==> 03-27: inputs <==
## processor
module processor
(
	input wire clk_i,
	input wire rst_i,
	input wire stall_i,
	output wire [31:0] addr_o,
	input wire [31:0] data_i,
	output wire [31:0] data_o,
	output wire [3:0] data_w_o,
	output wire [2:0] data_mode_o,
	input wire [7:0] extio_in,
	output wire [7:0] extio_out
);
make LEC_CHECK=0 ABC_AREA=1 CAP_MARGIN=25 CELL_PAD_IN_SITES_GLOBAL_PLACEMENT=3 CORE_MARGIN=2 CORE_UTILIZATION=40 GPL_TIMING_DRIVEN=0 MAX_ROUTING_LAYER=met4 MIN_ROUTING_LAYER=met1 SETUP_SLACK_MARGIN=1.29 SLEW_MARGIN=20 finish   # period 7.41 ns
run.sh (not shown) runs the stock make flow with config.mk's settings and CLKGATE_MAP_FILE=.
==> 12-12 (differences from 03-27) <==
==> flow/config.mk (replaced) <==
export PLATFORM = sky130hd
export DESIGN_NAME = processor
export DESIGN_NICKNAME = processor
export VERILOG_FILES = /design/flow/design.v
export SDC_FILE = /design/flow/constraint.sdc
export NUM_CORES = 4
export LEC_CHECK = 0
export ABC_AREA = 1
export CAP_MARGIN = 15
export CELL_PAD_IN_SITES_DETAIL_PLACEMENT = 2
export CELL_PAD_IN_SITES_GLOBAL_PLACEMENT = 1
export CORE_MARGIN = 2
export CORE_UTILIZATION = 40
export MAX_ROUTING_LAYER = met4
export SLEW_MARGIN = 20
==> flow/constraint.sdc (replaced) <==
create_clock -name core_clock -period 12.0 [get_ports {clk_i}]
set_input_delay 2.4000 -clock core_clock [delete_from_list [all_inputs] [get_ports {clk_i}]]
set_output_delay 2.4000 -clock core_clock [all_outputs]
set_load 0.01 [all_outputs]
==> 06-19 (differences from 03-27) <==
==> flow/config.mk (replaced) <==
export PLATFORM = sky130hd
export DESIGN_NAME = processor
export DESIGN_NICKNAME = processor
export VERILOG_FILES = /design/flow/design.v
export SDC_FILE = /design/flow/constraint.sdc
export NUM_CORES = 4
export LEC_CHECK = 0
export CAP_MARGIN = 20
export CORE_MARGIN = 2
export CORE_UTILIZATION = 44
export SLEW_MARGIN = 20
==> flow/constraint.sdc (replaced) <==
create_clock -name core_clock -period 8.89 [get_ports {clk_i}]
set_input_delay 1.7780 -clock core_clock [delete_from_list [all_inputs] [get_ports {clk_i}]]
set_output_delay 1.7780 -clock core_clock [all_outputs]
set_load 0.01 [all_outputs]
==> flow_summary_export.csv <==
group,metric,value,unit
setup_path,worstRegToRegCells,37,
status,so_faults,"negative setup slack",
sta,setup_ws,-338,ps
layout,nNonClkBuffers,788,
status,status,"finished with violations",
sta,setup_viol,10,
(the above is from 06-19)
==> flow_summary_export.csv <==
group,metric,value,unit
status,status,"finished with violations",
status,so_faults,"negative setup slack",
die,die_area,140000,sq um
yosys,ys_cells,7267,
sta,setup_viol,636,
yosys,ys_seq_frac,0.423,
yosys,largest_area_cell,"edfxtp_1",
layout,nNonClkBuffers,842,
sta,setup_ws,-1510,ps
(the above is from 03-27)
==> flow_summary_export.csv <==
group,metric,value,unit
status,status,"complete, no violations",
setup_path,startpoint_type,"register",
sta,setup_ws,290,ps
layout,clkbuf_count,119,
setup_path,crit_start,"core.imm_u_r[20]$_DFFE_PP0P_",
setup_path,critPathBufInv,9,
setup_path,worstRegToRegCells,44,
layout,nNonClkBuffers,305,
setup_path,max_stage_delay,800,ps
sta,setup_viol,0,
(the above is from 12-12)


==> inputs of v16 <==
Starting RTL as in the previous note.
## processor
module processor
(
	input wire clk_i,
	input wire rst_i,
	input wire stall_i,
	output wire [31:0] addr_o,
	input wire [31:0] data_i,
	output wire [31:0] data_o,
	output wire [3:0] data_w_o,
	output wire [2:0] data_mode_o,
	input wire [7:0] extio_in,
	output wire [7:0] extio_out
);
	wire stall_cpu; wire mwait_cpu; wire irq_cpu; wire irq_ack_cpu; wire exception_cpu; wire data_b_cpu; wire data_h_cpu; wire data_access_cpu;
	wire [31:0] irq_vector_cpu; wire [31:0] inst_addr_cpu; wire [31:0] inst_in_cpu; wire [31:0] data_addr_cpu; wire [31:0] data_in_cpu; wire [31:0] data_out_cpu;
	wire [3:0] data_w_cpu;
	assign data_mode_o = {data_b_cpu,data_h_cpu,data_access_cpu};
	datapath core
	(
		.clock(clk_i),
		.reset(rst_i),
		.stall(stall_cpu),
		.mwait(mwait_cpu),
		.irq_vector(irq_vector_cpu),
		.irq(irq_cpu),
		.irq_ack(irq_ack_cpu),
		.exception(exception_cpu),
		.inst_addr(inst_addr_cpu),
		.inst_in(inst_in_cpu),
		.data_addr(data_addr_cpu),
		.data_in(data_in_cpu),
		.data_out(data_out_cpu),
		.data_w(data_w_cpu),
		.data_b(data_b_cpu),
  ...
Settings: LEC_CHECK=0, ABC_AREA=1, CAP_MARGIN=0, CORE_MARGIN=2, CORE_UTILIZATION=72, PLACE_DENSITY_LB_ADDON=0.13, SETUP_SLACK_MARGIN=0.37, SLEW_MARGIN=20; clock period 4.98 ns.
==> v15 (differences from v16) <==
==> flow/config.mk (replaced) <==
export PLATFORM = sky130hd
export DESIGN_NAME = processor
export DESIGN_NICKNAME = processor
export VERILOG_FILES = /design/flow/design.v
export SDC_FILE = /design/flow/constraint.sdc
export NUM_CORES = 4
export LEC_CHECK = 0
export CAP_MARGIN = 20
export CORE_MARGIN = 2
export CORE_UTILIZATION = 40
export SLEW_MARGIN = 20
==> flow/constraint.sdc (replaced) <==
create_clock -name core_clock -period 11.9 [get_ports {clk_i}]
set_input_delay 2.3800 -clock core_clock [delete_from_list [all_inputs] [get_ports {clk_i}]]
set_output_delay 2.3800 -clock core_clock [all_outputs]
set_load 0.01 [all_outputs]
==> v4 (differences from v16) <==
==> flow/config.mk (replaced) <==
export PLATFORM = sky130hd
export DESIGN_NAME = processor
export DESIGN_NICKNAME = processor
export VERILOG_FILES = /design/flow/design.v
export SDC_FILE = /design/flow/constraint.sdc
export NUM_CORES = 4
export LEC_CHECK = 0
export CAP_MARGIN = 20
export CORE_MARGIN = 2
export CORE_UTILIZATION = 23
export SLEW_MARGIN = 20
==> flow/constraint.sdc (replaced) <==
create_clock -name core_clock -period 11.9 [get_ports {clk_i}]
set_input_delay 2.3800 -clock core_clock [delete_from_list [all_inputs] [get_ports {clk_i}]]
set_output_delay 2.3800 -clock core_clock [all_outputs]
set_load 0.01 [all_outputs]
==> v18 (differences from v16) <==
==> flow/config.mk (replaced) <==
export PLATFORM = sky130hd
export DESIGN_NAME = processor
export DESIGN_NICKNAME = processor
export VERILOG_FILES = /design/flow/design.v
export SDC_FILE = /design/flow/constraint.sdc
export NUM_CORES = 4
export LEC_CHECK = 0
export CAP_MARGIN = 20
export CORE_MARGIN = 2
export CORE_UTILIZATION = 40
export SLEW_MARGIN = 20
==> flow/constraint.sdc (replaced) <==
create_clock -name core_clock -period 15.4 [get_ports {clk_i}]
set_input_delay 3.0800 -clock core_clock [delete_from_list [all_inputs] [get_ports {clk_i}]]
set_output_delay 3.0800 -clock core_clock [all_outputs]
set_load 0.01 [all_outputs]
==> run_results.csv <==
group,metric,value,unit
placed_design,hpwl,182,mm
logic_synthesis,most_common_cell,"edfxtp_1",
placed_design,gp_congestion,1.09,
placed_design,placed_cell_area,57300,µm²
floorplanning,fp_util,0.402,
logic_synthesis,synth-simple-area-share,0.0944,
floorplanning,placementRows,134,
logic_synthesis,top_cell_area_share,0.287,
floorplanning,die_area,137000,µm²
global_routing,grtUsageMet2,0.527,
logic_synthesis,synth_cell_types,107,
placed_design,post-place-ws,2.76,ns
logic_synthesis,ys_cells,4783,
logic_synthesis,area_leaders,"edfxtp_1 29%, dfrtp_1 15%, mux4_2 12%, mux2_2 4.3%, mux2i_1 3.6%",
run_status,status,"timing/DRC/antenna clean",
# the run above: v18

==> run_results.csv <==
group,metric,value,unit
logic_synthesis,area_leaders,"edfxtp_1 29%, dfrtp_1 15%, mux4_2 12%, mux2_2 4.3%, mux2i_1 3.6%",
floorplanning,fp_util,0.231,
placed_design,gp_congestion,1.13,
placed_design,placed_cell_area,59100,µm²
logic_synthesis,synth-simple-area-share,0.0944,
placed_design,hpwl,183,mm
run_status,status,"timing/DRC/antenna clean",
floorplanning,die_area,237000,µm²
logic_synthesis,most_common_cell,"edfxtp_1",
worst_setup_path,r2r-start,"core.imm_u_r[20]$_DFFE_PP0P_",
placed_design,post-place-ws,0.696,ns
global_routing,grtUsageMet2,0.309,
floorplanning,placementRows,177,
# the run above: v4

==> run_results.csv <==
group,metric,value,unit
worst_setup_path,cp_data_required_time,9.52,ns
placed_design,gp_congestion,1.13,
worst_setup_path,path_buffers,5,
pwr,clockPowerShare,0.289,
floorplanning,placementRows,134,
run_status,status,"timing/DRC/antenna clean",
floorplanning,die_area,137000,µm²
logic_synthesis,area_leaders,"edfxtp_1 29%, dfrtp_1 15%, mux4_2 12%, mux2_2 4.3%, mux2i_1 3.6%",
pwr,p_seq_frac,0.356,
floorplanning,fp_util,0.402,
drt,avgRoutedWirePerCell,36.1,µm
logic_synthesis,ys_cells,4783,
logic_synthesis,synth-simple-area-share,0.0944,
logic_synthesis,synth_cell_types,107,
global_routing,grtUsageMet2,0.500,
logic_synthesis,top_cell_area_share,0.287,
placed_design,post-place-ws,0.576,ns
logic_synthesis,yosysTopAreaCell,"edfxtp_1",
placed_design,placed_cell_area,57500,µm²
# the run above: v15

==> run_results.csv <==
group,metric,value,unit
logic_synthesis,ys_cells,7267,
placed_design,post-place-ws,-2.56,ns
run_status,stop_error,"[ERROR GRT-0116] Global routing finished with congestion. Check the congestion regions in the DRC Viewer.",
run_status,stop_stage,"global routing",
placed_design,gp_congestion,1.24,
floorplanning,placementRows,101,
floorplanning,die_area,78400,µm²
global_routing,overflow,1499,
placed_design,placed_cell_area,65300,µm²
floorplanning,core,75700,µm²
logic_synthesis,most_common_cell,"nand2_1",
logic_synthesis,area_leaders,"edfxtp_1 28%, dfrtp_1 14%, nand2_1 12%, o21ai_0 7.1%, nand3_1 6.4%",
logic_synthesis,synth-simple-area-share,0.231,
floorplanning,io_pins,122,
global_routing,grtUsageMet2,1.01,
run_status,status,"stopped before the end",
placed_design,hpwl,175,mm
# the run above: v16

No activity file was given, so power comes from the tool's default toggle rates.
